==> build 38 <==
// top_level
module top_level
#(parameter WIDTH = 8)
(
	input clk, rst, init, finish, ack,
	input [WIDTH-1:0]
		ori_0,
		ori_1,
		ori_2,
		ori_3,
		ori_4,
		ori_5,
		ori_6,
		ori_7,
		ori_8,
		ori_9,
		ori_10,
		ori_11,
		ori_12,
		ori_13,
		ori_14,
		ori_15,
		ori_16,
		ori_17,
		ori_18,
		ori_19,
		ori_20,
		ori_21,
		ori_22,
		ori_23,
		ori_24,
		ori_25,
		ori_26,
		ori_27,
		ori_28,
		ori_29,
		ori_30,
		ori_31,
		can_0,
		can_1,
		can_2,
		can_3,
		can_4,
		can_5,
		can_6,
		can_7,
		can_8,
		can_9,
		can_10,
		can_11,
		can_12,
		can_13,
		can_14,
		can_15,
		can_16,
		can_17,
		can_18,
		can_19,
		can_20,
		can_21,
		can_22,
		can_23,
		can_24,
		can_25,
		can_26,
		can_27,
		can_28,
		can_29,
		can_30,
		can_31,
	output done,
	output [WIDTH+4:0] out_sad
	);
	reg [WIDTH-1:0] reg_ori_0,
					reg_ori_1,
					reg_ori_2,
					reg_ori_3,
					reg_ori_4,
					reg_ori_5,
					reg_ori_6,
					reg_ori_7,
					reg_ori_8,
					reg_ori_9,
					reg_ori_10,
					reg_ori_11,
					reg_ori_12,
					reg_ori_13,
					reg_ori_14,
					reg_ori_15,
					reg_ori_16,
					reg_ori_17,
					reg_ori_18,
					reg_ori_19,
					reg_ori_20,
					reg_ori_21,
					reg_ori_22,
					reg_ori_23,
					reg_ori_24,
					reg_ori_25,
					reg_ori_26,
					reg_ori_27,
					reg_ori_28,
					reg_ori_29,
					reg_ori_30,
					reg_ori_31,
					reg_can_0,
  ...
clock: 2.69 ns
lec_check: 0
abc_area: 1
cap_margin: 20
core_aspect_ratio: 0.5
core_margin: 2
core_utilization: 72
cts_cluster_diameter: 373
cts_cluster_size: 93
slew_margin: 20
tns_end_percent: 5
run.sh (not shown) runs the stock make flow with config.mk's settings and CLKGATE_MAP_FILE=.
==> build 64 (differences from build 38) <==
ABC_AREA = not set   (was 1)
CORE_ASPECT_RATIO = 1.06   (was 0.5)
CORE_UTILIZATION = 33   (was 72)
CTS_CLUSTER_DIAMETER = not set   (was 373)
CTS_CLUSTER_SIZE = not set   (was 93)
TNS_END_PERCENT = not set   (was 5)
==> flow/constraint.sdc (replaced) <==
create_clock -name core_clock -period 5.58 [get_ports {clk}]
set_input_delay 1.1160 -clock core_clock [delete_from_list [all_inputs] [get_ports {clk}]]
set_output_delay 1.1160 -clock core_clock [all_outputs]
set_load 0.01 [all_outputs]
==> trial 63 (differences from build 38) <==
ABC_AREA = not set   (was 1)
CAP_MARGIN = 0   (was 20)
CORE_ASPECT_RATIO = not set   (was 0.5)
CTS_CLUSTER_DIAMETER = not set   (was 373)
CTS_CLUSTER_SIZE = not set   (was 93)
MAX_ROUTING_LAYER = met4   (was not set)
PLACE_DENSITY = 0.66   (was not set)
SETUP_SLACK_MARGIN = 0.64   (was not set)
TNS_END_PERCENT = not set   (was 5)
==> flow/constraint.sdc (replaced) <==
create_clock -name core_clock -period 5.2 [get_ports {clk}]
set_input_delay 1.0400 -clock core_clock [delete_from_list [all_inputs] [get_ports {clk}]]
set_output_delay 1.0400 -clock core_clock [all_outputs]
set_load 0.01 [all_outputs]
==> build 35 (differences from build 38) <==
ABC_AREA = not set   (was 1)
CORE_ASPECT_RATIO = not set   (was 0.5)
TNS_END_PERCENT = not set   (was 5)
==> flow/constraint.sdc (replaced) <==
create_clock -name core_clock -period 3.43 [get_ports {clk}]
set_input_delay 0.6860 -clock core_clock [delete_from_list [all_inputs] [get_ports {clk}]]
set_output_delay 0.6860 -clock core_clock [all_outputs]
set_load 0.01 [all_outputs]
==> results <==
Of trial 63 and build 64, build 64 has the higher die size (gap about 54%, measured against build 64). Build 38 did not get past global routing (5_1_grt). Build 35 failed in detailed placement (3_5_place_dp) on DPL-0033. Trial 63 failed in global routing (5_1_grt), error ODB-0269. Build 64 passed the timing, DRC and antenna checks. Of build 38 and build 35, build 38 has the higher area after synthesis (gap about 8%, measured against build 35). Against trial 63, the synthesized cell count of build 38 is higher by 33%.
==> figures <==
item                                                                       build 64                   trial 63                           build 35                   build 38
Status                                             no timing/DRC/antenna violations  aborted with a tool error          aborted with a tool error  aborted with a tool error
Stage where the flow stopped                                                      -   global routing (5_1_grt)  detailed placement (3_5_place_dp)   global routing (5_1_grt)
Number of nets produced by synthesis                                           7463                       7463                               7463                       9503
Cell Area, Synth                                                         0.0507 mm²                 0.0507 mm²                         0.0507 mm²                 0.0547 mm²
Synth Seq Share                                                               24.1%                      24.1%                              24.1%                      22.3%
Number of levels the H-tree was split into                                        3                          3                                  -                          1
Quantity of gates resized following cts                                           3                        458                                  -                        152
Yosys Instances                                                                6118                       6118                               6118                       8158
Vertical extent of the die                                                   408 µm                     269 µm                             269 µm                     199 µm
Hold-fix buffers, CTS                                                             0                          0                                  -                          1
Final weighted congestion of routability-driven global placement              0.900                      0.980                               1.01                       1.02
Area share of the leading cell type in the synthesized netlist                23.9%                      23.9%                              23.9%                      22.2%
Full die area                                                             0.157 mm²                 0.0725 mm²                         0.0725 mm²                 0.0784 mm²
Fa+ha+maj area frac                                                           23.3%                      23.3%                              23.3%                      21.6%
Sink Count                                                                      610                        610                                  -                        610
Area share of and/or/nand/nor cells after synthesis                           13.9%                      13.9%                              13.9%                      18.7%
Number of distinct standard cells referenced by the synthesized netlist          81                         81                                 81                         41
Cell area after placement                                                0.0578 mm²                 0.0569 mm²                                  -                 0.0701 mm²
Core box area                                                             0.153 mm²                 0.0699 mm²                         0.0699 mm²                 0.0752 mm²
Post-Synth XOR/XNOR Area                                                      4.11%                      4.11%                              4.11%                      4.90%
Yosys Chip Area                                                          0.0507 mm²                 0.0507 mm²                         0.0507 mm²                 0.0547 mm²
Chip width                                                                   385 µm                     269 µm                             269 µm                     394 µm
Clock Path Buffers                                                                3                          3                                  -                          3
Setup repair bufs after CTS                                                       0                        163                                  -                          3
